===== flow/run.sh =====
#!/bin/bash
# the make line also repeats each setting of config.mk as NAME=value (left out here)
make -C /OpenROAD-flow-scripts/flow DESIGN_CONFIG=/design/flow/config.mk WORK_HOME=/design/flow/orfs CLKGATE_MAP_FILE= finish

===== flow/config.mk =====
export PLATFORM = sky130hd
export DESIGN_NAME = Top
export DESIGN_NICKNAME = Top
export VERILOG_FILES = /design/flow/design.v
export SDC_FILE = /design/flow/constraint.sdc
export NUM_CORES = 4
export LEC_CHECK = 0
export ABC_AREA = 1
export CAP_MARGIN = 40
export CORE_MARGIN = 2
export CORE_UTILIZATION = 72
export CTS_CLUSTER_DIAMETER = 193
export CTS_CLUSTER_SIZE = 95
export PLACE_DENSITY = 0.6
export SETUP_SLACK_MARGIN = 0.81
export SLEW_MARGIN = 20
export TNS_END_PERCENT = 5

===== flow/constraint.sdc =====
create_clock -name core_clock -period 3.78 [get_ports {clk}]
set_input_delay 0.7560 -clock core_clock [delete_from_list [all_inputs] [get_ports {clk}]]
set_output_delay 0.7560 -clock core_clock [all_outputs]
set_load 0.01 [all_outputs]

===== flow/design.v =====
`timescale 1ns / 1ps
 module PWM(
    input clk,
	 input rst,
	 input  wire   [2:0] ctr,
	 output reg 	pwm_left_out,				 
	 output reg    pwm_right_out,           
	 output reg [3:0] ctr_dir_out       
    );
	 reg  [19:0]  countleft; 
	 reg  [19:0]  countright; 
	 reg [19:0]left;
	 reg [19:0]right;
	 always@(posedge clk)
	 if(rst)
		begin
		left<=20'h0;
		right<=20'h0;
		ctr_dir_out<=4'b0000;
		end
	 else
	 casex(ctr)
		3'b000:                   
			begin
			left<=20'h24a;
			right<=20'h24a;
			ctr_dir_out<=4'b0101;
			end
		3'b110:                      
			begin
			left<=20'h24a;
			right<=20'h75;
			ctr_dir_out<=4'b0101;
			end
		3'b111:                      
			begin
			left<=20'h24a;
			right<=20'h111;
			ctr_dir_out<=4'b0101; 
			end
		3'b101:                      
			begin
			left<=20'h75;
			right<=20'h24a;
			ctr_dir_out<=4'b0101;
			end
		3'b100:                      
			begin
			left<=20'h111;
			right<=20'h24a;
			ctr_dir_out<=4'b0101;
			end
		3'b011:                      
			begin
			left<=20'h298;
			right<=20'h298;
			ctr_dir_out<=4'b1010;
			end
		3'b010:                      
			begin
			left<=20'h298;
			right<=20'h298;
			ctr_dir_out<=4'b0101;
			end
		3'b001:                      
			begin
			left<=20'h187;
			right<=20'h187;
			ctr_dir_out<=4'b0000;
			end
		endcase
	always@(posedge clk)
		if(rst)
			begin
			countleft=20'b0;
			pwm_left_out=0;
			end
		else
		begin
			countleft=countleft+1;
			if(countleft<=left)
				begin
				pwm_left_out=1;
				end
			else begin
			pwm_left_out=0;
			end
			if(countleft>=20'h30d)
			begin
			countleft=0;
			end
		end
	always@(posedge clk)
		if(rst)
			begin
			countright=20'b0;
			pwm_right_out=0;
			end
		else
		begin
			countright=countright+1;
			if(countright<=right)
				begin
				pwm_right_out=1;
				end
			else begin
			pwm_right_out=0;
			end
			if(countright>=20'h30d)
			begin
			countright=0;
			end
		end
endmodule
`timescale 1ns / 1ps
module HongWai(
	 input clk,
	 input rst,
    output reg [2:0]ctr,
	 input wire [1:0]hwsignal,
	 output reg [1:0]leds_hw
    );
	 always@(posedge clk)                  
    begin
	 if(rst)
		leds_hw<=2'b00;
	 else
	 leds_hw<=hwsignal;
	 end
	 always@(posedge clk)
		if(rst)
			ctr<=3'b000;
		else
		casex(hwsignal)
		2'b00:
			begin
			ctr<=3'b000;
			end
		2'b10:
			begin
			ctr<=3'b101;       
			end
		2'b01:
			begin
			ctr<=3'b110;
			end
		2'b11:
			begin
			ctr<=3'b000;
			end
		endcase
endmodule
`timescale 1ns / 1ps
module ChaoShengBo(
	 input clk,
	 input rst,
	 output reg [2:0]ctr,
	 output reg En_o,
	 output reg En_negedge_o,
	 output reg Trig,
	 input wire Echo,
	 input wire [1:0]hwsignal,
	output reg En_tag
    );
	 reg [23:0]count;           
	 reg [23:0]timecount;       
	 reg [23:0]keep_obstacle_time;
	 reg [23:0]keep_no_obstacle_time;     
	 reg En;                     
	 reg [31:0]turnleft_count;      
	 reg [1:0]temp;
	 reg [1:0]Echo_temp;
	 reg En_negedge;
	 reg tag;
	 reg [31:0]tag_count;      
	 reg [31:0]count_total; 
	 reg count_tag;
	 always@(posedge clk)
	 if(rst)
	 begin
	 count=24'b0;
	 Trig=1'b0;
	 end
	 else
	 begin
	 count=count+1;
	 if(count>=24'h1312d)       
		begin
		Trig=1'b1;
		end
	if(count==24'h13136)           
		begin
		Trig=1'b0;
		count=24'b0;
		end
	 end
	 always@(posedge clk)
	 if(rst)
		begin
		timecount=24'b0;
		keep_obstacle_time<=24'b0;
		En=0;
		keep_no_obstacle_time=24'b0;
		turnleft_count=32'b0;
		temp<=2'b0;
		Echo_temp<=2'b0;
		En_negedge=0;
		ctr<=3'b000;
		En_tag=0;
		tag=0;
		tag_count=0;
		count_total=0;
		count_tag=0;
		En_o<=0;
		En_negedge_o<=0;
		end
	 else
	 begin
	 keep_obstacle_time<=timecount;
	 if(Echo)
		begin
		timecount=timecount+1;
		end
	  Echo_temp[0]<=Echo;
	  Echo_temp[1]<=Echo_temp[0]; 
	  if((Echo_temp==2'b10)&&(keep_obstacle_time>=24'h1e84))
	  begin
	  timecount=24'b0;
	  En=0;
	  end
	  if((keep_obstacle_time<=24'h6b7)&&(keep_obstacle_time>=24'h4e)&&(Echo_temp==2'b10))
		begin
		timecount=24'b0;
		En=1;
		ctr<=3'b111;
		end
	 temp[0]<=En;
	 temp[1]<=temp[0];
	 if(temp==2'b10)
	 begin
	 En_negedge=1;
	 tag=1;
	 count_tag=1;
	 end
	 if(count_tag==1)
	 begin
	 count_total=count_total+1;
	 end
	 if(En_negedge&(turnleft_count<=32'h1443fd)&(turnleft_count>32'h8583b))
	 begin
	 turnleft_count=turnleft_count+1;
	  ctr<=3'b100;
	 end
	 if(En_negedge&(turnleft_count<=32'h8583b))
	 begin
	 turnleft_count=turnleft_count+1;
	  ctr<=3'b000;
	 end
	  if(En_negedge&(turnleft_count<=32'h1a39de)&(turnleft_count>32'h1443fd))
	 begin
	 turnleft_count=turnleft_count+1;
	  ctr<=3'b111;
	 end
	 if(turnleft_count>=32'h1a39de)
	 begin
	 En_negedge=0;
	 turnleft_count=32'b0;
	 end
	 if(tag==1&((hwsignal==2'b10)|(hwsignal==2'b00)))
	 begin
	 En_tag=1;
	 tag_count=tag_count+1;
	 ctr<=3'b110;
	 end
	 if(tag_count>=32'h5f5e1)
	 begin
	 En_tag=0;
	 tag_count=0;
	 tag=0;
	 count_total=0;
	 count_tag=0;
	 end
	 if(count_total>=32'h5f5e10)
	 begin
	 En_tag=0;
	 tag_count=0;
	 tag=0;
	 count_total=0;
	 count_tag=0;
	 end
	 En_o<=En;
	 En_negedge_o<=En_negedge;
	 end
endmodule
`timescale 1ns / 1ps
module Bluetooth(
    input clk,
	 input rst,
	 input Rx,
	 output Tx,
	 output reg [7:0] seg_data,
	 output [7:0] seg_slect,
	 output reg bl_En,
	 output reg [2:0] bl_ctr
    );
	 reg EnRead;
	 reg [19:0]fp;
	 reg [16:0]seg_fp;
	 reg seg_fp_clk;
	 reg [7:0]data;
	 reg [7:0]seg_data_r;
	 reg bl_En_r;
	 reg [2:0]bl_ctr_r;
	 assign seg_slect=8'hfe;
	 assign Tx=1'b0;
	 always@(posedge clk)
	 if(rst)
	 begin
	 EnRead=0;
	 fp=20'h0;
	 data=8'hfe;
	 seg_fp=17'h0;
	 seg_fp_clk=0;
	 seg_data_r=8'h0;
	 bl_En_r=0;
	 bl_ctr_r=3'b001;
	 seg_data<=8'h0;
	 bl_En<=0;
	 bl_ctr<=3'b001;
	 end
	 else
	 begin
		if(Rx==0)
			begin
				EnRead=1;
			end
		if(EnRead)
			begin
				fp=fp+1;
			end
		case(fp)
		20'h7a:
			begin
				data[0]=Rx;
			end
		20'hcb:
			begin
				data[1]=Rx;
			end
		20'h11d:
			begin
				data[2]=Rx;
			end
		20'h16e:
			begin
				data[3]=Rx;
			end
		20'h1c0:
			begin
				data[4]=Rx;
			end
		20'h211:
			begin
				data[5]=Rx;
			end	
		20'h262:
			begin
				data[6]=Rx;
			end
		20'h2b4:
			begin
				data[7]=Rx;
			end
		20'h305:               
			begin
				EnRead=0;
				fp=20'h0;
			end
		endcase
	 seg_fp=seg_fp+1;
	 if(seg_fp==17'h1fff)
		begin
		seg_fp_clk=0;
		end
		if(seg_fp==17'h3d09)
		begin
		if(seg_fp_clk==0)
		case(data)
	  8'h0:
		begin
		seg_data_r=8'b11000000;
		bl_ctr_r=3'b010;                  
		end
	  8'h1:
		begin
		seg_data_r=8'b11111001;
		bl_ctr_r=3'b111;                  
		end
	  8'h2:
		begin
		seg_data_r=8'b10100100;
		bl_ctr_r=3'b011;                  
		end
	  8'h3:
		begin
		seg_data_r=8'b10110000;
		bl_ctr_r=3'b100;                  
		end
	  8'h4:
		begin
		seg_data_r=8'b10011001;
		bl_ctr_r=3'b001;                 
		end
	  8'h5:
		begin
		seg_data_r=8'b10010010;
		bl_En_r=1;                       
		end
	  8'h6:
		begin
		seg_data_r=8'b10000010;
		bl_En_r=0;                        
		end
	  8'h7:
		begin
		seg_data_r=8'b00000111;
		end
	  8'h8:
		begin
		seg_data_r=8'b01111111;
		end
	  8'h9:
		begin
		seg_data_r=8'b01101111;
		end
	 8'hff:
		begin
		seg_data_r=8'b01110110;
		end
	 8'hfe:
		begin
		seg_data_r=8'b10001100;
		end
	  endcase
		seg_fp_clk=1;
		end
	 seg_data<=seg_data_r;
	 bl_En<=bl_En_r;
	 bl_ctr<=bl_ctr_r;
	 end
endmodule
`timescale 1ns / 1ps
module Top(
	input  clk,
	input  rst,
	output pwm_left_out,
	output pwm_right_out,
	output [3:0] ctr_dir_out,
	output [2:0] led,
	input  [1:0]hwsignal,
	output [1:0]leds_hw,
	output wire [2:0] led_pwm_ctr,
	output Trig,
	input Echo,
	output En_tag,
	output csb_En_negedge,
	input Rx,
	output Tx,
	output [7:0] data,
	output [7:0] seg_slect
    );
	wire [2:0]hw_ctr;
	wire [2:0]ctr;
	wire [2:0]bl_ctr;
	wire csb_En;                    
	wire bl_En;
	wire [2:0]csb_ctr;
	wire [2:0]middctr;
	PWM pwm(.clk(clk),
				.rst(rst),
				.ctr(ctr),
				.pwm_left_out(pwm_left_out),
				.pwm_right_out(pwm_right_out),
				.ctr_dir_out(ctr_dir_out));
	HongWai hw(.clk(clk),
					.rst(rst),
					.ctr(hw_ctr),
					.hwsignal(hwsignal),
					.leds_hw(leds_hw));
	ChaoShengBo csb(.clk(clk),
					.rst(rst),
					.ctr(csb_ctr),
					.En_o(csb_En),
					.En_negedge_o(csb_En_negedge),
					.Trig(Trig),
					.Echo(Echo),
					.hwsignal(hwsignal),
					.En_tag(En_tag)
					);
	Bluetooth bt(.clk(clk),
					.rst(rst),
					.Rx(Rx),
					.Tx(Tx),
					.seg_data(data),
					.seg_slect(seg_slect),
					.bl_ctr(bl_ctr),
					.bl_En(bl_En));
		assign middctr=(csb_En|csb_En_negedge)?csb_ctr:hw_ctr;
		assign ctr=bl_En?bl_ctr:middctr;
		assign led_pwm_ctr=csb_ctr;
		assign led=ctr;
endmodule

==> results of run 1 <==
## what timing repair did
item,4_1_cts
endpoints found under the hold margin,0
buffers inserted,15
cloned,3
gates resized,137
endpoints found under the setup margin,157
pin swaps,56
## through the flow
step | utilization (%) | hold WS [ps] | setup slack (ps)
4_1_cts | 92.7 | 468 | -1060
3_5_place_dp | 88.7 | 448 | -1310
3_3_place_gp | 88.6 | 429 | -1140
2_1_floorplan | - | 417 | -845
## per-layer routing
metal / GRT overflow / track usage, %
met1: 0 / 75.5
met4: 5 / 79.6
met2: 2 / 93.5
met3: 1 / 68.3
met5: 0 / 28.6
==> results.sh, run 1 <==
# source this file to load flow results
export IMPL_dieHeight_um=156
export IMPL_io_pins=40
export IMPL_num_rows=55
export IMPL_outcome="stopped before the end"
export IMPL_core_area_um2=22700
export IMPL_stop_stage="5_1_grt"
export IMPL_placed_area_um2=20100
export IMPL_ys_area_um2=16700
export IMPL_overflow=8
export IMPL_cts_sinks=304
export IMPL_simple_gate_area_share_pct=34.3
export IMPL_track_usage_pct=78.2
export IMPL_globalplace_congestion=1.08
export IMPL_dpl_hpwl_um=37300
export IMPL_dieArea_um2=24400
export IMPL_synthCells=2407
export IMPL_placed_cells=3095
export IMPL_numSynthFlops=304
export IMPL_ys_sh_adder_pct=3.45
export IMPL_cts_htree_levels=1
export IMPL_clk_path_buf_depth=3
export IMPL_tool_error="[ERROR GRT-0232] Routing congestion too high. Check the congestion heatmap in the GUI."
export IMPL_xor_share_pct=9.39
export IMPL_cts_root_buf="clkbuf_16"
export IMPL_synthTopCellsByCount="nand2_1 (433), nor2_1 (427), inv_1 (371), dfxtp_1 (304), xor2_1 (150)"
export IMPL_ff_type="dfxtp_1"
export IMPL_ys_seq_share_pct=36.5
export IMPL_fp_util_pct=73.5
export IMPL_yosys_warnings=4
export IMPL_ys_async_sr_fraction_pct=0
export IMPL_cts_made_buffers=7
export IMPL_netlist_logic_family_top="simple AND/OR/NAND/NOR gates"
export IMPL_hold_buffers=0
export IMPL_aoi_share_pct=5.91
export IMPL_avgSynthCellArea_um2=6.93
export IMPL_dieWidth_um=156
export IMPL_most_common_cell="nand2_1"
export IMPL_ys_cells=2407
export IMPL_ys_types=58
export IMPL_edf_count=0
export IMPL_top_area_share_pct=36.5
export IMPL_yosysTopAreaCell="dfxtp_1"
export IMPL_netlist_area_um2=16700
export IMPL_top_cells_by_area="dfxtp_1 (36%), nand2_1 (9.7%), nor2_1 (9.6%), inv_1 (8.3%), xor2_1 (7.9%)"
export IMPL_synthMuxAreaShare_pct=0.0600
export IMPL_port_buffers=30
==> inputs of run 2 (changes only) <==
- CAP_MARGIN: 40 -> 20
- CTS_CLUSTER_DIAMETER: 193 -> 129
- CTS_CLUSTER_SIZE: 95 -> 14
- HOLD_SLACK_MARGIN: default -> 0.29
- PLACE_DENSITY: 0.6 -> default
- PLACE_DENSITY_LB_ADDON: default -> 0.15
- SETUP_SLACK_MARGIN: 0.81 -> 1.3
- TNS_END_PERCENT: 5 -> default
- clock period: 3.78 -> 4.43 ns (I/O delays scaled with it)
==> run 2 against run 1 <==
Against the previous run: the run fails in 4_1_cts; synthesized cell count unchanged; synthesized area unchanged; die area unchanged.
==> results.sh, run 2 <==
# source this file to load flow results
export IMPL_dpl_hpwl_um=36000
export IMPL_placed_cells=3061
export IMPL_top_cells_by_area="dfxtp_1 (36%), nand2_1 (9.7%), nor2_1 (9.6%), inv_1 (8.3%), xor2_1 (7.9%)"
export IMPL_synthTopCellsByCount="nand2_1 (433), nor2_1 (427), inv_1 (371), dfxtp_1 (304), xor2_1 (150)"
export IMPL_num_rows=55
export IMPL_fp_util_pct=73.5
export IMPL_edf_count=0
export IMPL_outcome="stopped before the end"
export IMPL_io_pins=40
export IMPL_ys_async_sr_fraction_pct=0
export IMPL_core_area_um2=22700
export IMPL_synthCells=2407
export IMPL_synthMuxAreaShare_pct=0.0600
export IMPL_ys_types=58
export IMPL_dieHeight_um=156
export IMPL_ff_type="dfxtp_1"
export IMPL_ys_seq_share_pct=36.5
export IMPL_dieArea_um2=24400
export IMPL_numSynthFlops=304
export IMPL_yosys_warnings=4
export IMPL_ys_area_um2=16700
export IMPL_avgSynthCellArea_um2=6.93
export IMPL_netlist_logic_family_top="simple AND/OR/NAND/NOR gates"
export IMPL_globalplace_congestion=1.02
export IMPL_simple_gate_area_share_pct=34.3
export IMPL_dieWidth_um=156
export IMPL_dp_slack_ps=-876
export IMPL_top_area_share_pct=36.5
export IMPL_stop_stage="4_1_cts"
export IMPL_netlist_area_um2=16700
export IMPL_port_buffers=30
export IMPL_most_common_cell="nand2_1"
export IMPL_xor_share_pct=9.39
export IMPL_ys_sh_adder_pct=3.45
export IMPL_placed_area_um2=20200
export IMPL_yosysTopAreaCell="dfxtp_1"
export IMPL_aoi_share_pct=5.91
export IMPL_tool_error="[ERROR DPL-0033] detailed placement checks failed during check placement."
export IMPL_ys_cells=2407
==> inputs of run 3 (changes only) <==
- ABC_AREA: 1 -> default
- CAP_MARGIN: 20 -> 15
- CELL_PAD_IN_SITES_GLOBAL_PLACEMENT: default -> 0
- CORE_UTILIZATION: 72 -> 60
- CTS_CLUSTER_DIAMETER: 129 -> 278
- CTS_CLUSTER_SIZE: 14 -> default
- GPL_TIMING_DRIVEN: default -> 1
- HOLD_SLACK_MARGIN: 0.29 -> default
- PLACE_DENSITY: default -> 0.79
- PLACE_DENSITY_LB_ADDON: 0.15 -> default
- SETUP_SLACK_MARGIN: 1.3 -> 1.69
- clock period: 4.43 -> 6.36 ns (I/O delays scaled with it)
==> run 3 against run 2 <==
Against the previous run: synthesized cell count decreased by 17%; the layout now fails its checks (setup timing); synthesized area down 2.5%; die area up 17%.
==> results.sh, run 3 <==
# yosys + openroad results
export IMPL_dr_pass1_iters=6
export IMPL_overflow=0
export IMPL_ys_types=83
export IMPL_hold_viol_final=0
export IMPL_hold_depth=1
export IMPL_clock_latency_ps=580
export IMPL_port_buffers=30
export IMPL_cts_sinks=304
export IMPL_top_area_share_pct=37.4
export IMPL_period_minus_slack_ps=6430
export IMPL_worst_pin_slew_ps=981
export IMPL_ys_area_um2=16300
export IMPL_xor_share_pct=11.1
export IMPL_cts_tree="built"
export IMPL_ff2ff_setup_slack_ps=-70
export IMPL_p_clk_share_pct=47.7
export IMPL_dieArea_um2=28500
export IMPL_netlist_logic_family_top="simple AND/OR/NAND/NOR gates"
export IMPL_combinationalPower_uw=138
export IMPL_setup_viol=22
export IMPL_path_class="reg -> reg"
export IMPL_ys_seq_share_pct=37.4
export IMPL_clk_path_buf_depth=3
export IMPL_track_usage_pct=28.8
export IMPL_fin_util_pct=74.5
export IMPL_crit_start="csb.turnleft_count[20]$_SDFF_PP0_"
export IMPL_synthMuxAreaShare_pct=2.02
export IMPL_min_from="bt.seg_fp[0]$_SDFF_PP0_"
export IMPL_crit_required_ps=6810
export IMPL_startpoint_type="flip-flop"
export IMPL_p_seq_mw=1.97
export IMPL_vias_per_cell=5.88
export IMPL_dieHeight_um=169
export IMPL_globalplace_congestion=0.978
export IMPL_numSynthFlops=304
export IMPL_clk_pin_slew_worst_paths_ps=70
export IMPL_p_comb_share_pct=3.4
export IMPL_cts_root_buf="clkbuf_16"
export IMPL_cap_violations=0
export IMPL_aoi_share_pct=12.7
export IMPL_synthCells=2009
export IMPL_most_common_cell="dfxtp_1"
export IMPL_r2r_start="csb.turnleft_count[20]$_SDFF_PP0_"
export IMPL_hold_path_class="reg -> reg"
export IMPL_top_cells_by_area="dfxtp_1 (37%), nor2_1 (6.5%), xnor2_1 (5.7%), xor2_1 (5.3%), nand2_1 (3.9%)"
export IMPL_synthToLayoutAreaGrowth_pct=22.7
export IMPL_rr_worst_depth=26
export IMPL_log_warning_count=43
export IMPL_fmax_mhz=155
export IMPL_failed_checks="setup timing"
export IMPL_holdPathEnd="bt.seg_fp[0]$_SDFF_PP0_"
export IMPL_power_leader="sequential cells"
export IMPL_timing_rr_end="csb.turnleft_count[10]$_SDFF_PP0_"
export IMPL_io_pins=40
export IMPL_outcome="complete, but fails checks"
export IMPL_yosysTopAreaCell="dfxtp_1"
export IMPL_max_stage_delay_ps=640
export IMPL_cts_made_buffers=31
export IMPL_simple_gate_area_share_pct=29.3
export IMPL_fin_nets=2280
export IMPL_hold_buffers=0
export IMPL_drv_slew=0
export IMPL_antenna_cells=0
export IMPL_slew_headroom_pct=34.6
export IMPL_seq_power_share_pct=48.8
export IMPL_path_delay_family="simple AND/OR/NAND/NOR gates"
export IMPL_crit_path_frequent_cell="buf_4"
export IMPL_antenna_found_initial=0
export IMPL_ff_type="dfxtp_1"
export IMPL_netlist_area_um2=16300
export IMPL_cts_htree_levels=1
export IMPL_power_mw=4.02
export IMPL_crit_slowest_cell="or4_1"
export IMPL_num_rows=60
export IMPL_synthTopCellsByCount="dfxtp_1 (304), nor2_1 (280), nand2_1 (168), xnor2_1 (106), nand3_1 (104)"
export IMPL_grt_max_degree=69
export IMPL_totalWireLength_um=42900
export IMPL_cp_arrival_ps=6880
export IMPL_switchingPower_uw=903
export IMPL_ys_cells=2009
export IMPL_fp_util_pct=60.7
export IMPL_crit_cells=26
export IMPL_cp_max_fo=18
export IMPL_skew_ps=21.7
export IMPL_num_vias=15244
export IMPL_ys_sh_adder_pct=3.54
export IMPL_fin_crit_sh_pct=101
export IMPL_yosys_warnings=4
export IMPL_ys_async_sr_fraction_pct=0
export IMPL_fin_setup_tns_ps=-1090
export IMPL_endpoint_kind="flip-flop"
export IMPL_vdd_drop_max_mv=0.244
export IMPL_powerDensity_nw_per_um2=202
export IMPL_drc=0
export IMPL_core_area_um2=26800
export IMPL_cp_endpoint="csb.turnleft_count[10]$_SDFF_PP0_"
export IMPL_edf_count=0
export IMPL_intPower_mw=3.12
export IMPL_grt_pass1_vias=14189
export IMPL_dieWidth_um=169
export IMPL_avgSynthCellArea_um2=8.10
export IMPL_grt_pass1_wl_um=68600
export IMPL_dpl_hpwl_um=30000
export IMPL_postLayoutCellArea_um2=20000
export IMPL_ant_nets=0
export IMPL_powerClk_mw=1.92
export IMPL_placed_area_um2=18200
export IMPL_worst_path_buf_inv=8
export IMPL_wire_per_inst_um=16.5
export IMPL_drt_iter0_markers=1296
export IMPL_leakagePower_nw=7.62
export IMPL_swShare_pct=22.4
export IMPL_fin_ws_ps=-72.4
export IMPL_fill_cells=1967
export IMPL_rsz0062_at_grt="yes"
-- run 3: repair_timing --
item                                    CTS  global route
gates resized                            49            44
gates cloned                              1             1
pin swaps                                23            27
endpoints found under the setup margin   81            91
setup buffers                            14            18
-- run 3: per-stage QoR --
stage,worst slack (ps),hold WS (ps),cells
2_1_floorplan,-424,430,2069
3_3_place_gp,-211,445,2502
3_5_place_dp,-371,454,2502
4_1_cts,135,468,2574
5_1_grt,-287,490,2593
6_report,-72.4,463,2593
-- run 3: area by class of cell --
type | count | area [um2] | area share, %
multi-input combinational | 1611 | 10300 | 51.8
sequential | 304 | 6090 | 30.5
timing repair buffer | 215 | 1780 | 8.90
clock buffer | 40 | 870 | 4.35
tap | 341 | 427 | 2.14
inverter | 65 | 251 | 1.26
clock inverter | 17 | 213 | 1.07
-- run 3: routing by layer --
layer	GRT usage (%)	vias up	wire (um)
met5	0	-	0
met4	8.40	0	1090
li1	-	7420	-
met2	49.5	529	20400
met3	4.40	104	2840
met1	37.5	7191	18600
==> inputs of run 4 (changes only) <==
- CORE_UTILIZATION: 60 -> 70
- PLACE_DENSITY: 0.79 -> default
- SETUP_SLACK_MARGIN: 1.69 -> 0.43
- clock period: 6.36 -> 6.45 ns (I/O delays scaled with it)
==> run 4 against run 3 <==
Against the previous run: still fails the layout checks on setup timing; power is 2.8% lower; critical path depth is 6 higher; synthesized area stayed put; register-to-register slack worse by 320 ps; clock-buffer cell count is 5 higher; die area is 14% lower; synthesized cell count stayed put; non-clock buffer count is 20 lower; critical path type unchanged.
==> results.sh, run 4 <==
# yosys + openroad results
export IMPL_outcome="complete, but fails checks"
export IMPL_failed_checks="setup timing"
export IMPL_clk_path_buf_depth=3
export IMPL_dp_slack_ps=-288
export IMPL_netlist_area_um2=16300
export IMPL_switchingPower_uw=860
export IMPL_core_area_um2=22700
export IMPL_wire_per_inst_um=18.6
export IMPL_period_minus_slack_ps=6840
export IMPL_p_comb_share_pct=3.4
export IMPL_crit_slowest_cell="or4bb_1"
export IMPL_fin_crit_sh_pct=106
export IMPL_yosys_warnings=4
export IMPL_drt_iter0_markers=1888
export IMPL_edf_count=0
export IMPL_synthToLayoutAreaGrowth_pct=20.9
export IMPL_max_stage_delay_ps=470
export IMPL_endpoint_kind="flip-flop"
export IMPL_dieWidth_um=156
export IMPL_crit_required_ps=6910
export IMPL_totalWireLength_um=46700
export IMPL_ys_types=83
export IMPL_ys_seq_share_pct=37.4
export IMPL_power_mw=3.91
export IMPL_fill_cells=1259
export IMPL_grt_pass1_wl_um=72300
export IMPL_fmax_mhz=146
export IMPL_r2r_start="csb.turnleft_count[0]$_SDFF_PP0_"
export IMPL_p_clk_share_pct=47.1
export IMPL_most_common_cell="dfxtp_1"
export IMPL_crit_cells=32
export IMPL_holdWs_ps=466
export IMPL_cp_arrival_ps=7300
export IMPL_fin_nets=2259
export IMPL_port_buffers=30
export IMPL_clk_pin_slew_worst_paths_ps=60
export IMPL_ys_async_sr_fraction_pct=0
export IMPL_power_leader="sequential cells"
export IMPL_dieHeight_um=156
export IMPL_hold_depth=1
export IMPL_seq_power_share_pct=49.5
export IMPL_globalplace_congestion=1.05
export IMPL_cts_htree_levels=1
export IMPL_cts_tree="built"
export IMPL_ff_type="dfxtp_1"
export IMPL_synthMuxAreaShare_pct=2.02
export IMPL_antenna_cells=0
export IMPL_fp_util_pct=71.7
export IMPL_skew_ps=14.5
export IMPL_top_cells_by_area="dfxtp_1 (37%), nor2_1 (6.5%), xnor2_1 (5.7%), xor2_1 (5.3%), nand2_1 (3.9%)"
export IMPL_combGateArea_um2=10200
export IMPL_setup_viol=22
export IMPL_aoi_share_pct=12.7
export IMPL_placed_cells=2418
export IMPL_path_class="reg -> reg"
export IMPL_num_rows=55
export IMPL_leakagePower_nw=7.45
export IMPL_netlist_logic_family_top="simple AND/OR/NAND/NOR gates"
export IMPL_log_warning_count=46
export IMPL_track_usage_pct=35.7
export IMPL_dpl_hpwl_um=29500
export IMPL_drc=0
export IMPL_drv_slew=0
export IMPL_seq_area_um2=6090
export IMPL_timing_rr_end="csb.turnleft_count[6]$_SDFF_PP0_"
export IMPL_synthCells=2009
export IMPL_combinationalPower_uw=132
export IMPL_fin_cells=2515
export IMPL_top_area_share_pct=37.4
export IMPL_ys_area_um2=16300
export IMPL_path_delay_family="AND-OR/OR-AND gates"
export IMPL_antenna_found_initial=0
export IMPL_cts_sinks=304
export IMPL_fin_ws_ps=-391
export IMPL_dieArea_um2=24500
export IMPL_worst_path_buf_inv=8
export IMPL_hold_buffers=0
export IMPL_overflow=0
export IMPL_swShare_pct=22.0
export IMPL_io_pins=40
export IMPL_simple_gate_area_share_pct=29.3
export IMPL_grt_max_degree=44
export IMPL_worst_pin_slew_ps=928
export IMPL_cap_violations=0
export IMPL_synthTopCellsByCount="dfxtp_1 (304), nor2_1 (280), nand2_1 (168), xnor2_1 (106), nand3_1 (104)"
export IMPL_p_seq_mw=1.94
export IMPL_rr_worst_depth=32
export IMPL_vdd_drop_max_mv=0.248
export IMPL_yosysTopAreaCell="dfxtp_1"
export IMPL_cp_max_fo=8
export IMPL_cp_endpoint="csb.turnleft_count[6]$_SDFF_PP0_"
export IMPL_min_from="bt.seg_fp[0]$_SDFF_PP0_"
export IMPL_num_vias=15913
export IMPL_slew_headroom_pct=37.6
export IMPL_rsz0062_at_grt="yes"
export IMPL_ff2ff_setup_slack_ps=-390
export IMPL_powerDensity_nw_per_um2=199
export IMPL_clock_latency_ps=570
export IMPL_crit_start="csb.turnleft_count[0]$_SDFF_PP0_"
export IMPL_startpoint_type="flip-flop"
export IMPL_crit_path_frequent_cell="buf_4"
export IMPL_ant_nets=0
export IMPL_intPower_mw=3.05
export IMPL_ys_sh_adder_pct=3.54
export IMPL_holdPathEnd="bt.seg_fp[0]$_SDFF_PP0_"
export IMPL_avgSynthCellArea_um2=8.10
export IMPL_grt_pass1_vias=15204
export IMPL_xor_share_pct=11.1
export IMPL_cts_root_buf="clkbuf_16"
export IMPL_ys_cells=2009
export IMPL_hold_path_class="reg -> reg"
export IMPL_powerClk_mw=1.84
export IMPL_cts_made_buffers=30
export IMPL_hold_viol_final=0
export IMPL_numSynthFlops=304
export IMPL_dr_pass1_iters=8
export IMPL_vias_per_cell=6.33
## run 4: stage by stage
stage,area [um2],TNS (ps),utilization (%)
floorplan,16700,-5150,-
global placement,17800,-1510,78.5
detailed placement,17800,-4890,78.5
CTS,19400,0,85.4
global route,19700,-10430,86.7
finish,19700,-7200,86.7
## run 4: routing by layer
metal / track usage (%) / vias up / routed length [um]
met4: 15.1 / 0 / 2430
li1: - / 7359 / -
met5: 0 / - / 0
met3: 7.39 / 250 / 4300
met1: 43.5 / 7388 / 18300
met2: 61.3 / 916 / 21700
## run 4: timing repair
action,in CTS,in global routing
hold endpoints to repair,0,0
pin swaps,25,20
endpoints found under the setup margin,25,69
cloned,2,3
buffers inserted,33,4
gates resized,46,39
## run 4: final cells by class
cell class              count  share of cell area [%]
flip-flops and latches    304                    30.9
clock inverters            10                   0.928
multi-input cells        1611                    52.1
repair buffers            195                    8.59
well taps                 285                    1.81
inverters                  65                    1.25
clock buffers              45                    4.41
==> inputs of run 5 (changes only) <==
- ABC_AREA: default -> 1
- CAP_MARGIN: 15 -> 0
- CELL_PAD_IN_SITES_GLOBAL_PLACEMENT: 0 -> 1
- CORE_MARGIN: 2 -> 3
- CORE_UTILIZATION: 70 -> 63
- CTS_CLUSTER_SIZE: default -> 94
- GPL_ROUTABILITY_DRIVEN: default -> 0
- GPL_TIMING_DRIVEN: 1 -> 0
- MAX_ROUTING_LAYER: default -> met4
- SETUP_SLACK_MARGIN: 0.43 -> default
- SLEW_MARGIN: 20 -> 35
- clock period: 6.45 -> 9.89 ns (I/O delays scaled with it)
==> run 5 against run 4 <==
Against the previous run: the run now fails in 3_1_place_gp_skip_io; synthesized cell count up 20%; synthesized area up 2.6%; die area up 16%.
==> results.sh, run 5 <==
# source this file to load flow results
export IMPL_outcome="stopped before the end"
export IMPL_stop_stage="3_1_place_gp_skip_io"
export IMPL_tool_error="[ERROR GPL-0301] Utilization 104.274 % exceeds 100%."
export IMPL_most_common_cell="nand2_1"
export IMPL_aoi_share_pct=5.91
export IMPL_xor_share_pct=9.39
export IMPL_netlist_logic_family_top="simple AND/OR/NAND/NOR gates"
export IMPL_avgSynthCellArea_um2=6.93
export IMPL_synthCells=2407
export IMPL_dieArea_um2=28500
export IMPL_ys_cells=2407
export IMPL_synthMuxAreaShare_pct=0.0600
export IMPL_numSynthFlops=304
export IMPL_yosysTopAreaCell="dfxtp_1"
export IMPL_ff_type="dfxtp_1"
export IMPL_netlist_area_um2=16700
export IMPL_ys_async_sr_fraction_pct=0
export IMPL_synthTopCellsByCount="nand2_1 (433), nor2_1 (427), inv_1 (371), dfxtp_1 (304), xor2_1 (150)"
export IMPL_ys_sh_adder_pct=3.45
export IMPL_dieWidth_um=169
export IMPL_ys_area_um2=16700
export IMPL_edf_count=0
export IMPL_num_rows=58
export IMPL_dieHeight_um=169
export IMPL_yosys_warnings=4
export IMPL_top_area_share_pct=36.5
export IMPL_simple_gate_area_share_pct=34.3
export IMPL_core_area_um2=25600
export IMPL_ys_types=58
export IMPL_top_cells_by_area="dfxtp_1 (36%), nand2_1 (9.7%), nor2_1 (9.6%), inv_1 (8.3%), xor2_1 (7.9%)"
export IMPL_fp_util_pct=65.2
export IMPL_ys_seq_share_pct=36.5
==> inputs of run 6 (changes only) <==
- CAP_MARGIN: 0 -> 15
- CELL_PAD_IN_SITES_GLOBAL_PLACEMENT: 1 -> 0
- CORE_MARGIN: 3 -> 2
- CORE_UTILIZATION: 63 -> 70
- CTS_CLUSTER_DIAMETER: 278 -> 202
- CTS_CLUSTER_SIZE: 94 -> default
- GPL_ROUTABILITY_DRIVEN: 0 -> default
- GPL_TIMING_DRIVEN: 0 -> 1
- MAX_ROUTING_LAYER: met4 -> default
- PLACE_DENSITY: default -> 0.95
- SETUP_SLACK_MARGIN: default -> -0.31
- SLEW_MARGIN: 35 -> 20
- clock period: 9.89 -> 4.99 ns (I/O delays scaled with it)
==> run 6 against run 5 <==
Against the previous run: the run fails in 5_1_grt; synthesized area unchanged; synthesized cell count unchanged; die area decreased by 12%.
==> results.sh, run 6 <==
# source this file to load flow results
export IMPL_simple_gate_area_share_pct=34.3
export IMPL_yosysTopAreaCell="dfxtp_1"
export IMPL_clk_path_buf_depth=3
export IMPL_hold_buffers=0
export IMPL_dp_slack_ps=-352
export IMPL_ys_area_um2=16700
export IMPL_globalplace_congestion=1.10
export IMPL_core_area_um2=23500
export IMPL_dieArea_um2=25100
export IMPL_netlist_area_um2=16700
export IMPL_avgSynthCellArea_um2=6.93
export IMPL_cts_htree_levels=1
export IMPL_ys_seq_share_pct=36.5
export IMPL_fp_util_pct=71.1
export IMPL_top_area_share_pct=36.5
export IMPL_top_cells_by_area="dfxtp_1 (36%), nand2_1 (9.7%), nor2_1 (9.6%), inv_1 (8.3%), xor2_1 (7.9%)"
export IMPL_cts_root_buf="clkbuf_16"
export IMPL_synthMuxAreaShare_pct=0.0600
export IMPL_outcome="stopped before the end"
export IMPL_io_pins=40
export IMPL_xor_share_pct=9.39
export IMPL_numSynthFlops=304
export IMPL_dpl_hpwl_um=32300
export IMPL_stop_stage="5_1_grt"
export IMPL_num_rows=56
export IMPL_ys_types=58
export IMPL_dieHeight_um=158
export IMPL_cts_sinks=304
export IMPL_aoi_share_pct=5.91
export IMPL_ys_cells=2407
export IMPL_synthTopCellsByCount="nand2_1 (433), nor2_1 (427), inv_1 (371), dfxtp_1 (304), xor2_1 (150)"
export IMPL_netlist_logic_family_top="simple AND/OR/NAND/NOR gates"
export IMPL_ys_sh_adder_pct=3.45
export IMPL_most_common_cell="nand2_1"
export IMPL_port_buffers=30
export IMPL_yosys_warnings=4
export IMPL_edf_count=0
export IMPL_cts_made_buffers=30
export IMPL_ys_async_sr_fraction_pct=0
export IMPL_synthCells=2407
export IMPL_ff_type="dfxtp_1"
export IMPL_dieWidth_um=158
[run 6: stage by stage]
stage | utilization, % | TNS, ps | cells | hold slack (ps) | cell area (um2)
floorplan | - | 0 | 2467 | 417 | 16900
global placement | 79.4 | -124 | 2941 | 431 | 18600
detailed placement | 79.4 | -6950 | 2941 | 439 | 18600
CTS | 84.3 | -7670 | 3002 | 448 | 19800
[run 6: timing repair]
item,in CTS
setup buffers,7
pin swaps,4
endpoints found under the setup margin,22
gates resized,14
==> inputs of run 7 (changes only) <==
- ABC_AREA: 1 -> default
- CAP_MARGIN: 15 -> 20
- CELL_PAD_IN_SITES_GLOBAL_PLACEMENT: 0 -> default
- CORE_UTILIZATION: 70 -> 66
- CTS_CLUSTER_DIAMETER: 202 -> default
- GPL_TIMING_DRIVEN: 1 -> default
- PLACE_DENSITY: 0.95 -> 0.6
- SETUP_SLACK_MARGIN: -0.31 -> default
- clock period: 4.99 -> 6.43 ns (I/O delays scaled with it)
==> run 7 against run 6 <==
Against the previous run: now fails the layout checks on setup timing; synthesized area shrank 2.5%; synthesized cell count down 17%; die area grew 3.3%.
==> results.sh, run 7 <==
# yosys + openroad results
export IMPL_edf_count=0
export IMPL_leakagePower_nw=7.47
export IMPL_slew_headroom_pct=41.8
export IMPL_crit_slowest_cell="a2111o_1"
export IMPL_log_warning_count=45
export IMPL_grt_max_degree=78
export IMPL_vdd_drop_max_mv=0.301
export IMPL_top_area_share_pct=37.4
export IMPL_overflow=0
export IMPL_most_common_cell="dfxtp_1"
export IMPL_io_pins=40
export IMPL_intPower_mw=3.09
export IMPL_track_usage_pct=31.6
export IMPL_cp_max_fo=12
export IMPL_path_delay_family="simple AND/OR/NAND/NOR gates"
export IMPL_highest_layer="met4"
export IMPL_crit_required_ps=6890
export IMPL_rsz0062_at_grt="yes"
export IMPL_path_class="reg -> reg"
export IMPL_avgSynthCellArea_um2=8.10
export IMPL_crit_cells=24
export IMPL_synthCells=2009
export IMPL_antenna_cells=0
export IMPL_ys_async_sr_fraction_pct=0
export IMPL_num_rows=57
export IMPL_wl_met1_um=18200
export IMPL_powerClk_mw=1.91
export IMPL_ys_seq_share_pct=37.4
export IMPL_drv_slew=0
export IMPL_fin_util_pct=81.2
export IMPL_hold_path_class="reg -> reg"
export IMPL_p_seq_mw=1.94
export IMPL_yosys_warnings=4
export IMPL_fp_util_pct=67.1
export IMPL_cp_arrival_ps=7100
export IMPL_synthTopCellsByCount="dfxtp_1 (304), nor2_1 (280), nand2_1 (168), xnor2_1 (106), nand3_1 (104)"
export IMPL_p_clk_share_pct=47.9
export IMPL_ys_area_um2=16300
export IMPL_clk_path_buf_depth=3
export IMPL_fill_cells=1639
export IMPL_ys_types=83
export IMPL_synthMuxAreaShare_pct=2.02
export IMPL_fin_setup_tns_ps=-2780
export IMPL_cap_violations=0
export IMPL_synthToLayoutAreaGrowth_pct=21.0
export IMPL_top_cells_by_area="dfxtp_1 (37%), nor2_1 (6.5%), xnor2_1 (5.7%), xor2_1 (5.3%), nand2_1 (3.9%)"
export IMPL_swShare_pct=22.3
export IMPL_vias_per_cell=5.94
export IMPL_cts_root_buf="clkbuf_16"
export IMPL_holdPathEnd="bt.seg_fp[0]$_SDFF_PP0_"
export IMPL_worst_pin_slew_ps=872
export IMPL_cp_endpoint="csb.turnleft_count[20]$_SDFF_PP0_"
export IMPL_dieHeight_um=161
export IMPL_clk_pin_slew_worst_paths_ps=60
export IMPL_dr_wl_met2_um=20200
export IMPL_dpl_hpwl_um=29600
export IMPL_dr_pass1_iters=5
export IMPL_drc=0
export IMPL_outcome="complete, but fails checks"
export IMPL_xor_share_pct=11.1
export IMPL_antenna_found_initial=0
export IMPL_failed_checks="setup timing"
export IMPL_port_buffers=30
export IMPL_crit_start="csb.turnleft_count[21]$_SDFF_PP0_"
export IMPL_startpoint_type="flip-flop"
export IMPL_wl_met3_um=2660
export IMPL_ys_cells=2009
export IMPL_ys_sh_adder_pct=3.54
export IMPL_crit_path_frequent_cell="buf_4"
export IMPL_drt_iter0_markers=1347
export IMPL_powerDensity_nw_per_um2=202
export IMPL_wire_per_inst_um=16.5
export IMPL_timing_rr_end="csb.turnleft_count[20]$_SDFF_PP0_"
export IMPL_switchingPower_uw=886
export IMPL_fin_crit_sh_pct=103
export IMPL_ant_nets=0
export IMPL_core_area_um2=24200
export IMPL_crit_chain="or3_1 > nand3b_1 > a2111o_1 > nor3_4 > buf_4 > mux2i_1 > nor2_1 > nor4b_2 > buf_4 > a31o_2 > buf_4 > or2_2 > buf_4 > a31oi_1 > nand4_1 > or4_4 > and3_4 > a311oi_2 > nor2_1 > o31ai_2 > a311oi_4 > buf_6 > buf_12 > nor3_1"
export IMPL_rr_worst_depth=24
export IMPL_dieArea_um2=25900
export IMPL_max_stage_delay_ps=560
export IMPL_totalWireLength_um=42200
export IMPL_seq_area_um2=6090
export IMPL_worst_path_buf_inv=6
export IMPL_aoi_share_pct=12.7
export IMPL_min_from="bt.seg_fp[0]$_SDFF_PP0_"
export IMPL_holdWs_ps=459
export IMPL_fin_ws_ps=-216
export IMPL_grt_pass1_wl_um=69100
export IMPL_cts_htree_levels=1
export IMPL_ff_type="dfxtp_1"
export IMPL_numSynthFlops=304
export IMPL_power_leader="sequential cells"
export IMPL_clock_latency_ps=570
export IMPL_yosysTopAreaCell="dfxtp_1"
export IMPL_setup_viol=18
export IMPL_netlist_logic_family_top="simple AND/OR/NAND/NOR gates"
export IMPL_fmax_mhz=150
export IMPL_grt_pass1_vias=14565
export IMPL_p_comb_share_pct=3.3
export IMPL_placed_cells=2482
export IMPL_simple_gate_area_share_pct=29.3
export IMPL_combinationalPower_uw=131
export IMPL_skew_ps=14.9
export IMPL_cts_sinks=304
export IMPL_fin_nets=2265
export IMPL_seq_power_share_pct=48.8
export IMPL_hold_depth=1
export IMPL_cts_tree="built"
export IMPL_globalplace_congestion=1.01
export IMPL_hold_viol_final=0
export IMPL_combGateArea_um2=10200
export IMPL_netlist_area_um2=16300
export IMPL_num_vias=15223
export IMPL_dieWidth_um=161
export IMPL_fin_cells=2561
export IMPL_endpoint_kind="flip-flop"
export IMPL_ff2ff_setup_slack_ps=-220
export IMPL_r2r_start="csb.turnleft_count[21]$_SDFF_PP0_"
export IMPL_cts_made_buffers=30
export IMPL_period_minus_slack_ps=6650
run 7: what timing repair did:
item / CTS / global route
endpoints found under the hold margin: 0 / 0
hold buffers: 0 / 0
setup endpoints to repair: 22 / 22
gates cloned: 0 / 3
gates resized: 26 / 35
pin swaps: 12 / 25
buffers inserted: 12 / 8
run 7: final cells by class:
cell class	count	share of cell area, %
Clock buffer	36	4.18
Inverter	65	1.26
Tap cell	324	2.06
Clock inverter	20	1.44
Timing Repair Buffer	201	8.50
Sequential cell	304	30.9
Multi-Input combinational cell	1611	51.6
run 7: through the flow:
step / setup WS (ps) / total power [mW] / area, um2
floorplan: -354 / 2.07 / 16700
global placement: -104 / 2.10 / 18100
detailed placement: -324 / 2.11 / 18100
CTS: -18.1 / 4.00 / 19400
global route: -423 / 4.09 / 19700
finish: -216 / 3.98 / 19700
run 7: per-layer routing:
layer / up-vias / global-route usage, %
li1: 7397 / -
met1: 7184 / 41.1
met2: 547 / 54.3
met3: 95 / 5.06
met4: 0 / 9.62
met5: - / 0
==> inputs of run 8 (changes only) <==
- CORE_UTILIZATION: 66 -> 40
- clock period: 6.43 -> 10.0 ns (I/O delays scaled with it)
==> run 8 against run 7 <==
Against the previous run: now clean on timing, DRC and antenna; cell count grew 1.9%; utilization fell by 35 points; sequential cell count unchanged; clock-buffer cell count is 9 higher; maximum frequency down 24%; largest cell class unchanged; highest routed layer is now met5.
==> results.sh, run 8 <==
# yosys + openroad results
export IMPL_top_cells_by_area="dfxtp_1 (37%), nor2_1 (6.5%), xnor2_1 (5.7%), xor2_1 (5.3%), nand2_1 (3.9%)"
export IMPL_setup_viol=0
export IMPL_path_class="reg -> reg"
export IMPL_drv_slew=0
export IMPL_hold_viol_final=0
export IMPL_clk_pin_slew_worst_paths_ps=60
export IMPL_grt_pass1_wl_um=63300
export IMPL_power_mw=2.68
export IMPL_overflow=0
export IMPL_clk_path_buf_depth=3
export IMPL_hold_path_class="reg -> reg"
export IMPL_r2r_start="csb.turnleft_count[29]$_SDFF_PP0_"
export IMPL_aoi_share_pct=12.7
export IMPL_met3_usage_pct=3.55
export IMPL_ff2ff_setup_slack_ps=1230
export IMPL_dieArea_um2=42300
export IMPL_p_clk_share_pct=50.4
export IMPL_drc=0
export IMPL_cap_violations=0
export IMPL_crit_slowest_cell="a311oi_4"
export IMPL_synthMuxAreaShare_pct=2.02
export IMPL_fin_setup_tns_ps=0
export IMPL_placed_cells=2548
export IMPL_yosys_warnings=4
export IMPL_rsz0062_at_grt="no"
export IMPL_ys_seq_share_pct=37.4
export IMPL_fin_crit_sh_pct=87.7
export IMPL_dp_slack_ps=1430
export IMPL_hold_buffers=0
export IMPL_switchingPower_uw=574
export IMPL_powerDensity_nw_per_um2=146
export IMPL_startpoint_type="flip-flop"
export IMPL_crit_start="csb.turnleft_count[29]$_SDFF_PP0_"
export IMPL_dieHeight_um=206
export IMPL_cts_tree="built"
export IMPL_synthToLayoutAreaGrowth_pct=12.9
export IMPL_postLayoutCellArea_um2=18400
export IMPL_clock_latency_ps=550
export IMPL_post_cts_buffers=0
export IMPL_holdPathEnd="bt.seg_fp[0]$_SDFF_PP0_"
export IMPL_p_seq_mw=1.25
export IMPL_num_rows=73
export IMPL_dr_pass1_iters=6
export IMPL_cts_made_buffers=35
export IMPL_numSynthFlops=304
export IMPL_vdd_drop_max_mv=0.100
export IMPL_slew_headroom_pct=39.8
export IMPL_use_met1_pct=24.5
export IMPL_dieWidth_um=206
export IMPL_swShare_pct=21.4
export IMPL_fin_nets=2112
export IMPL_crit_chain="nor4_1 > nand3b_1 > or3_1 > a211o_1 > nor2_1 > o21ai_0 > ha_1 > inv_1 > a22oi_1 > a2111o_1 > a2111o_1 > a2111oi_1 > xnor2_1 > nand3_1 > or4_1 > o41a_1 > and2_1 > nor4b_2 > xor2_1 > nand4_1 > a311oi_4 > nor3_1"
export IMPL_cts_root_buf="clkbuf_16"
export IMPL_netlist_area_um2=16300
export IMPL_cp_endpoint="csb.turnleft_count[5]$_SDFF_PP0_"
export IMPL_cp_arrival_ps=9140
export IMPL_wire_per_inst_um=14.6
export IMPL_cts_htree_levels=2
export IMPL_min_from="bt.seg_fp[0]$_SDFF_PP0_"
export IMPL_grt_pass1_vias=13043
export IMPL_seq_power_share_pct=46.6
export IMPL_totalWireLength_um=38000
export IMPL_holdWs_ps=464
export IMPL_leakagePower_nw=6.63
export IMPL_ys_async_sr_fraction_pct=0
export IMPL_track_usage_pct=18.1
export IMPL_grt_busiest_layer="met2"
export IMPL_fin_cells=2609
export IMPL_intPower_mw=2.10
export IMPL_powerClk_mw=1.35
export IMPL_edf_count=0
export IMPL_fmax_mhz=114
export IMPL_crit_required_ps=10380
export IMPL_avgSynthCellArea_um2=8.10
export IMPL_ant_nets=0
export IMPL_antenna_found_initial=2
export IMPL_cp_max_fo=18
export IMPL_dpl_hpwl_um=27600
export IMPL_fp_util_pct=40.8
export IMPL_grt_use_met2_pct=28.5
export IMPL_worst_pin_slew_ps=877
export IMPL_grt_max_degree=58
export IMPL_simple_gate_area_share_pct=29.3
export IMPL_power_leader="the clock network"
export IMPL_rr_worst_depth=22
export IMPL_ys_types=83
export IMPL_skew_ps=30.4
export IMPL_path_delay_family="simple AND/OR/NAND/NOR gates"
export IMPL_fin_ws_ps=1230
export IMPL_endpoint_kind="flip-flop"
export IMPL_core_area_um2=39900
export IMPL_num_vias=13962
export IMPL_fin_util_pct=46.0
export IMPL_synthCells=2009
export IMPL_globalplace_congestion=0.954
export IMPL_xor_share_pct=11.1
export IMPL_outcome="complete, no violations"
export IMPL_antenna_cells=0
export IMPL_io_pins=40
export IMPL_combinationalPower_uw=78.7
export IMPL_fill_cells=3946
export IMPL_yosysTopAreaCell="dfxtp_1"
export IMPL_crit_path_frequent_cell="a2111o_1"
export IMPL_drt_iter0_markers=931
export IMPL_ys_sh_adder_pct=3.54
export IMPL_synthTopCellsByCount="dfxtp_1 (304), nor2_1 (280), nand2_1 (168), xnor2_1 (106), nand3_1 (104)"
export IMPL_worst_path_buf_inv=1
export IMPL_timing_rr_end="csb.turnleft_count[5]$_SDFF_PP0_"
export IMPL_netlist_logic_family_top="simple AND/OR/NAND/NOR gates"
export IMPL_max_stage_delay_ps=830
export IMPL_p_comb_share_pct=2.9
export IMPL_hold_depth=1
export IMPL_cts_sinks=304
export IMPL_crit_cells=22
export IMPL_ys_area_um2=16300
export IMPL_vias_per_cell=5.35
export IMPL_most_common_cell="dfxtp_1"
export IMPL_period_minus_slack_ps=8770
export IMPL_ff_type="dfxtp_1"
export IMPL_cts_repair_resized=0
export IMPL_port_buffers=30
export IMPL_top_area_share_pct=37.4
export IMPL_ys_cells=2009
export IMPL_placed_area_um2=17200
export IMPL_log_warning_count=40
## run 8: routing by layer
layer	vias up	wire (um)
met1	6460	18300
met2	332	16600
met4	4	1150
met5	-	23
met3	93	1950
li1	7073	-
## run 8: final cells by class
| class | instances | area (um2) | area share (%) |
|---|---|---|---|
| multi-input cells | 1611 | 9780 | 53.2 |
| flip-flops and latches | 304 | 6090 | 33.1 |
| well taps | 525 | 657 | 3.57 |
| clock buffers | 45 | 966 | 5.26 |
| inverters | 65 | 244 | 1.33 |
| repair buffers | 43 | 395 | 2.15 |
| clock inverters | 16 | 248 | 1.35 |
==> inputs of run 9 (changes only) <==
- ABC_AREA: default -> 1
- CORE_UTILIZATION: 40 -> 66
- CTS_CLUSTER_SIZE: default -> 90
- PLACE_DENSITY: 0.6 -> default
- SETUP_SLACK_MARGIN: default -> 1.51
- SLEW_MARGIN: 20 -> 5
- clock period: 10.0 -> 5.79 ns (I/O delays scaled with it)
==> run 9 against run 8 <==
Against the previous run: hold slack got worse by 1.5 ps; largest power group is now sequential cells; global-route usage increased by 14 points; register-to-register slack got worse by 940 ps; critical path type unchanged; still clean on timing, DRC and antenna; die area decreased by 37%; critical endpoint is now csb.turnleft_count[18]$_SDFF_PP0_; sequential cell count unchanged; cell count increased by 15%; clock power increased by 55%.
==> results.sh, run 9 <==
# yosys + openroad results
export IMPL_synthToLayoutAreaGrowth_pct=26.3
export IMPL_crit_slowest_cell="a31oi_1"
export IMPL_synthTopCellsByCount="nand2_1 (433), nor2_1 (427), inv_1 (371), dfxtp_1 (304), xor2_1 (150)"
export IMPL_p_clk_share_pct=47.6
export IMPL_ant_nets=0
export IMPL_aoi_share_pct=5.91
export IMPL_ff2ff_setup_slack_ps=300
export IMPL_yosys_warnings=4
export IMPL_top_area_share_pct=36.5
export IMPL_num_vias=17031
export IMPL_min_from="bt.seg_fp[0]$_SDFF_PP0_"
export IMPL_ys_cells=2407
export IMPL_max_stage_delay_ps=420
export IMPL_io_pins=40
export IMPL_cp_arrival_ps=5950
export IMPL_dr_pass1_iters=9
export IMPL_ff_type="dfxtp_1"
export IMPL_hold_buffers=0
export IMPL_r2r_start="csb.turnleft_count[27]$_SDFF_PP0_"
export IMPL_drv_slew=0
export IMPL_xor_share_pct=9.39
export IMPL_slew_headroom_pct=34.5
export IMPL_p_comb_share_pct=3.5
export IMPL_intPower_mw=3.41
export IMPL_clk_pin_slew_worst_paths_ps=60
export IMPL_fin_nets=2701
export IMPL_dpl_hpwl_um=30500
export IMPL_worst_pin_slew_ps=980
export IMPL_crit_required_ps=6250
export IMPL_dieWidth_um=163
export IMPL_swShare_pct=22.5
export IMPL_edf_count=0
export IMPL_rsz0062_at_grt="yes"
export IMPL_postLayoutCellArea_um2=21100
export IMPL_setup_viol=0
export IMPL_fin_crit_sh_pct=94.8
export IMPL_log_warning_count=45
export IMPL_switchingPower_uw=988
export IMPL_grt_max_degree=78
export IMPL_ys_async_sr_fraction_pct=0
export IMPL_combinationalPower_uw=153
export IMPL_most_common_cell="nand2_1"
export IMPL_avgSynthCellArea_um2=6.93
export IMPL_wire_per_inst_um=16.2
export IMPL_powerClk_mw=2.09
export IMPL_endpoint_kind="flip-flop"
export IMPL_outcome="complete, no violations"
export IMPL_startpoint_type="flip-flop"
export IMPL_cap_violations=0
export IMPL_grt_pass1_vias=15528
export IMPL_vias_per_cell=5.67
export IMPL_synthCells=2407
export IMPL_netlist_area_um2=16700
export IMPL_powerDensity_nw_per_um2=208
export IMPL_top_cells_by_area="dfxtp_1 (36%), nand2_1 (9.7%), nor2_1 (9.6%), inv_1 (8.3%), xor2_1 (7.9%)"
export IMPL_clk_path_buf_depth=3
export IMPL_fmax_mhz=182
export IMPL_ys_area_um2=16700
export IMPL_cts_tree="built"
export IMPL_yosysTopAreaCell="dfxtp_1"
export IMPL_leakagePower_nw=8.77
export IMPL_drt_iter0_markers=1720
export IMPL_track_usage_pct=32.5
export IMPL_ys_seq_share_pct=36.5
export IMPL_cp_max_fo=7
export IMPL_cts_htree_levels=1
export IMPL_fin_setup_tns_ps=0
export IMPL_fp_util_pct=66.7
export IMPL_fin_cells=3004
export IMPL_worst_path_buf_inv=7
export IMPL_hold_viol_final=0
export IMPL_drc=0
export IMPL_netlist_logic_family_top="simple AND/OR/NAND/NOR gates"
export IMPL_seq_power_share_pct=49.0
export IMPL_skew_ps=15.6
export IMPL_overflow=0
export IMPL_hold_depth=1
export IMPL_cp_endpoint="csb.turnleft_count[18]$_SDFF_PP0_"
export IMPL_dieArea_um2=26600
export IMPL_power_leader="sequential cells"
export IMPL_placed_area_um2=17900
export IMPL_crit_cells=37
export IMPL_crit_start="csb.turnleft_count[27]$_SDFF_PP0_"
export IMPL_cts_root_buf="clkbuf_16"
export IMPL_port_buffers=30
export IMPL_core_area_um2=25000
export IMPL_hold_path_class="reg -> reg"
export IMPL_synthMuxAreaShare_pct=0.0600
export IMPL_timing_rr_end="csb.turnleft_count[18]$_SDFF_PP0_"
export IMPL_cts_made_buffers=31
export IMPL_placed_cells=2816
export IMPL_ys_sh_adder_pct=3.45
export IMPL_holdPathEnd="bt.seg_fp[0]$_SDFF_PP0_"
export IMPL_grt_pass1_wl_um=71500
export IMPL_vdd_drop_max_mv=0.320
export IMPL_rr_worst_depth=37
export IMPL_dieHeight_um=163
export IMPL_numSynthFlops=304
export IMPL_period_minus_slack_ps=5490
export IMPL_clock_latency_ps=570
export IMPL_p_seq_mw=2.15
export IMPL_simple_gate_area_share_pct=34.3
export IMPL_globalplace_congestion=1.01
export IMPL_path_delay_family="simple AND/OR/NAND/NOR gates"
export IMPL_cts_sinks=304
export IMPL_totalWireLength_um=48700
export IMPL_fill_cells=1456
export IMPL_num_rows=58
export IMPL_ys_types=58
export IMPL_path_class="reg -> reg"
export IMPL_antenna_found_initial=0
export IMPL_antenna_cells=0
-- run 9: what timing repair did --
item	4_1_cts	5_1_grt
pin swaps	61	99
endpoints found under the setup margin	100	106
gates cloned	7	4
gates resized	126	183
buffers inserted	70	49
-- run 9: area by class of cell --
type                       count  area [um2]  share of cell area (%)
multi-input combinational   1737       10300                    48.6
sequential                   304        6120                    29.0
timing repair buffer         190        1720                    8.14
inverter                     384        1480                    7.04
clock buffer                  42         898                    4.26
tap                          330         413                    1.96
clock inverter                16         180                   0.855
timing repair inverter         1        16.3                  0.0772
-- run 9: per-stage QoR --
step / worst slack (ps) / total power, mW / util, % / hold WS [ps]
3_3_place_gp: 277 / 2.33 / 71.3 / 433
3_5_place_dp: 201 / 2.33 / 71.3 / 451
5_1_grt: 17.7 / 4.50 / 84.2 / 486
4_1_cts: 803 / 4.38 / 79.7 / 464
6_report: 299 / 4.39 / 84.2 / 462
2_1_floorplan: 1170 / 2.30 / - / 417
-- run 9: layer usage --
metal	vias to the layer above	GRT usage (%)	part of all wire [%]
met5	-	0	0
met4	0	13.7	5.4
met3	270	6.04	8.8
met2	862	55.9	47
met1	7844	40.1	39
li1	8055	-	-
==> inputs of run 10 (changes only) <==
- CORE_UTILIZATION: 66 -> 72
- CTS_CLUSTER_SIZE: 90 -> 75
- PLACE_DENSITY: default -> 0.67
- SETUP_SLACK_MARGIN: 1.51 -> 1.54
- SLEW_MARGIN: 5 -> 20
- clock period: 5.79 -> 5.94 ns (I/O delays scaled with it)
==> run 10 against run 9 <==
Against the previous run: the run now fails in 5_1_grt; die area fell by 8.1%; synthesized area did not move; synthesized cell count unchanged.
==> results.sh, run 10 <==
# source this file to load flow results
export IMPL_cts_htree_levels=1
export IMPL_cts_root_buf="clkbuf_16"
export IMPL_cts_sinks=304
export IMPL_most_common_cell="nand2_1"
export IMPL_netlist_area_um2=16700
export IMPL_ys_area_um2=16700
export IMPL_simple_gate_area_share_pct=34.3
export IMPL_dpl_hpwl_um=29700
export IMPL_dieArea_um2=24400
export IMPL_edf_count=0
export IMPL_fp_util_pct=73.5
export IMPL_hold_buffers=0
export IMPL_ff_type="dfxtp_1"
export IMPL_netlist_logic_family_top="simple AND/OR/NAND/NOR gates"
export IMPL_globalplace_congestion=1.08
export IMPL_port_buffers=30
export IMPL_dp_slack_ps=236
export IMPL_xor_share_pct=9.39
export IMPL_dieHeight_um=156
export IMPL_core_area_um2=22700
export IMPL_dieWidth_um=156
export IMPL_num_rows=55
export IMPL_yosys_warnings=4
export IMPL_synthCells=2407
export IMPL_outcome="stopped before the end"
export IMPL_clk_path_buf_depth=3
export IMPL_numSynthFlops=304
export IMPL_cts_made_buffers=30
export IMPL_io_pins=40
export IMPL_ys_types=58
export IMPL_synthTopCellsByCount="nand2_1 (433), nor2_1 (427), inv_1 (371), dfxtp_1 (304), xor2_1 (150)"
export IMPL_ys_async_sr_fraction_pct=0
export IMPL_top_area_share_pct=36.5
export IMPL_avgSynthCellArea_um2=6.93
export IMPL_ys_cells=2407
export IMPL_top_cells_by_area="dfxtp_1 (36%), nand2_1 (9.7%), nor2_1 (9.6%), inv_1 (8.3%), xor2_1 (7.9%)"
export IMPL_ys_seq_share_pct=36.5
export IMPL_ys_sh_adder_pct=3.45
export IMPL_synthMuxAreaShare_pct=0.0600
export IMPL_yosysTopAreaCell="dfxtp_1"
export IMPL_aoi_share_pct=5.91
export IMPL_stop_stage="5_1_grt"
run 10: what timing repair did:
item                                    in CTS
gates cloned                                 8
setup buffers                               76
endpoints found under the setup margin     107
pin swaps                                   47
resized                                    182
run 10: stage by stage:
| step | instance area, um2 | instances | utilization [%] |
|---|---|---|---|
| 2_1_floorplan | 17200 | 2467 | - |
| 3_3_place_gp | 17700 | 2754 | 77.8 |
| 3_5_place_dp | 17700 | 2754 | 77.8 |
| 4_1_cts | 20100 | 2889 | 88.5 |
==> inputs of run 11 (changes only) <==
- ABC_AREA: 1 -> default
- CORE_UTILIZATION: 72 -> 40
- CTS_CLUSTER_SIZE: 75 -> default
- PLACE_DENSITY: 0.67 -> 0.6
- SETUP_SLACK_MARGIN: 1.54 -> 1.63
- clock period: 5.94 -> 8.99 ns (I/O delays scaled with it)
==> run 11 against run 10 <==
Against the previous run: synthesized area down 2.5%; the run now finishes clean; synthesized cell count down 17%; die area up 73%.
==> results.sh, run 11 <==
# yosys + openroad results
export IMPL_power_leader="the clock network"
export IMPL_slew_headroom_pct=35.9
export IMPL_hold_path_class="reg -> reg"
export IMPL_grt_use_met2_pct=29.2
export IMPL_vias_per_cell=5.34
export IMPL_synthCells=2009
export IMPL_ys_async_sr_fraction_pct=0
export IMPL_grt_busiest_layer="met2"
export IMPL_cap_violations=0
export IMPL_dieHeight_um=206
export IMPL_min_from="bt.seg_fp_clk$_SDFF_PP0_"
export IMPL_ys_seq_share_pct=37.4
export IMPL_ys_area_um2=16300
export IMPL_globalplace_congestion=0.913
export IMPL_port_buffers=30
export IMPL_fin_setup_tns_ps=0
export IMPL_ys_sh_adder_pct=3.54
export IMPL_ff2ff_setup_slack_ps=1820
export IMPL_fmax_mhz=140
export IMPL_p_seq_mw=1.39
export IMPL_num_vias=14122
export IMPL_fin_nets=2142
export IMPL_setup_viol=0
export IMPL_totalWireLength_um=38800
export IMPL_dpl_hpwl_um=27600
export IMPL_cts_made_buffers=37
export IMPL_postLayoutCellArea_um2=18900
export IMPL_hold_buffers=0
export IMPL_path_delay_family="AND-OR/OR-AND gates"
export IMPL_worst_path_buf_inv=4
export IMPL_placed_area_um2=17200
export IMPL_track_usage_pct=18.1
export IMPL_numSynthFlops=304
export IMPL_powerClk_mw=1.54
export IMPL_edf_count=0
export IMPL_rr_worst_depth=25
export IMPL_aoi_share_pct=12.7
export IMPL_drt_iter0_markers=973
export IMPL_leakagePower_nw=6.87
export IMPL_vdd_drop_max_mv=0.165
export IMPL_synthTopCellsByCount="dfxtp_1 (304), nor2_1 (280), nand2_1 (168), xnor2_1 (106), nand3_1 (104)"
export IMPL_io_pins=40
export IMPL_timing_rr_end="csb.turnleft_count[1]$_SDFF_PP0_"
export IMPL_crit_required_ps=9410
export IMPL_drv_slew=0
export IMPL_skew_ps=12.1
export IMPL_xor_share_pct=11.1
export IMPL_seq_power_share_pct=46.1
export IMPL_switchingPower_uw=645
export IMPL_top_area_share_pct=37.4
export IMPL_clk_path_buf_depth=3
export IMPL_cp_endpoint="csb.turnleft_count[1]$_SDFF_PP0_"
export IMPL_p_clk_share_pct=50.9
export IMPL_crit_start="csb.turnleft_count[0]$_SDFF_PP0_"
export IMPL_most_common_cell="dfxtp_1"
export IMPL_yosys_warnings=4
export IMPL_log_warning_count=41
export IMPL_clock_latency_ps=540
export IMPL_cts_sinks=304
export IMPL_holdPathEnd="bt.seg_fp_clk$_SDFF_PP0_"
export IMPL_met3_usage_pct=3.53
export IMPL_wire_per_inst_um=14.7
export IMPL_ys_types=83
export IMPL_endpoint_kind="flip-flop"
export IMPL_r2r_start="csb.turnleft_count[0]$_SDFF_PP0_"
export IMPL_top_cells_by_area="dfxtp_1 (37%), nor2_1 (6.5%), xnor2_1 (5.7%), xor2_1 (5.3%), nand2_1 (3.9%)"
export IMPL_swShare_pct=21.4
export IMPL_cts_root_buf="clkbuf_16"
export IMPL_dr_pass1_iters=5
export IMPL_hold_viol_final=0
export IMPL_crit_slowest_cell="a2111o_2"
export IMPL_startpoint_type="flip-flop"
export IMPL_avgSynthCellArea_um2=8.10
export IMPL_outcome="complete, no violations"
export IMPL_path_class="reg -> reg"
export IMPL_ff_type="dfxtp_1"
export IMPL_hold_depth=2
export IMPL_fin_crit_sh_pct=79.7
export IMPL_dieWidth_um=206
export IMPL_num_rows=73
export IMPL_dieArea_um2=42300
export IMPL_antenna_found_initial=0
export IMPL_p_comb_share_pct=3.0
export IMPL_intPower_mw=2.37
export IMPL_max_stage_delay_ps=500
export IMPL_synthMuxAreaShare_pct=2.02
export IMPL_fill_cells=3883
export IMPL_core_area_um2=39900
export IMPL_simple_gate_area_share_pct=29.3
export IMPL_grt_pass1_vias=13061
export IMPL_synthToLayoutAreaGrowth_pct=16.3
export IMPL_crit_cells=25
export IMPL_worst_pin_slew_ps=935
export IMPL_grt_max_degree=47
export IMPL_period_minus_slack_ps=7170
export IMPL_use_met1_pct=24.1
export IMPL_powerDensity_nw_per_um2=159
export IMPL_drc=0
export IMPL_antenna_cells=0
export IMPL_overflow=0
export IMPL_netlist_logic_family_top="simple AND/OR/NAND/NOR gates"
export IMPL_cts_htree_levels=2
export IMPL_fp_util_pct=40.8
export IMPL_netlist_area_um2=16300
export IMPL_yosysTopAreaCell="dfxtp_1"
export IMPL_ys_cells=2009
export IMPL_combinationalPower_uw=89.0
export IMPL_cp_max_fo=9
export IMPL_rsz0062_at_grt="yes"
export IMPL_clk_pin_slew_worst_paths_ps=60
export IMPL_cts_tree="built"
export IMPL_grt_pass1_wl_um=63500
export IMPL_ant_nets=0
export IMPL_cp_arrival_ps=7590
[run 11: repair_timing]
action                                  4_1_cts  5_1_grt
endpoints found under the setup margin       22       54
gates resized                                12       39
cloned                                        0        2
endpoints found under the hold margin         0        0
buffers inserted                              6       12
pin swaps                                     4       15
[run 11: stage by stage]
step	instances	hold slack, ps	power, mW	setup slack, ps	util [%]
3_3_place_gp	2556	444	1.51	971	43.2
4_1_cts	2629	468	3.06	1650	46.6
6_report	2643	463	3.01	1820	47.4
2_1_floorplan	2069	430	1.48	1690	-
3_5_place_dp	2556	456	1.51	836	43.2
5_1_grt	2643	498	3.13	1480	47.4
[run 11: layout make-up]
class,instances,area (um2),area share [%]
tap,525,657,3.47
inverter,65,244,1.29
timing repair buffer,71,643,3.40
clock inverter,11,144,0.760
clock buffer,56,1140,6.02
multi-input combinational,1611,10000,52.9
sequential,304,6090,32.2
[run 11: routing by layer]
layer	up-vias	wire [um]
met5	-	0
met4	0	1180
met3	86	1960
met2	331	17400
met1	6564	18300
li1	7141	-
Power and IR drop assume default switching activity.
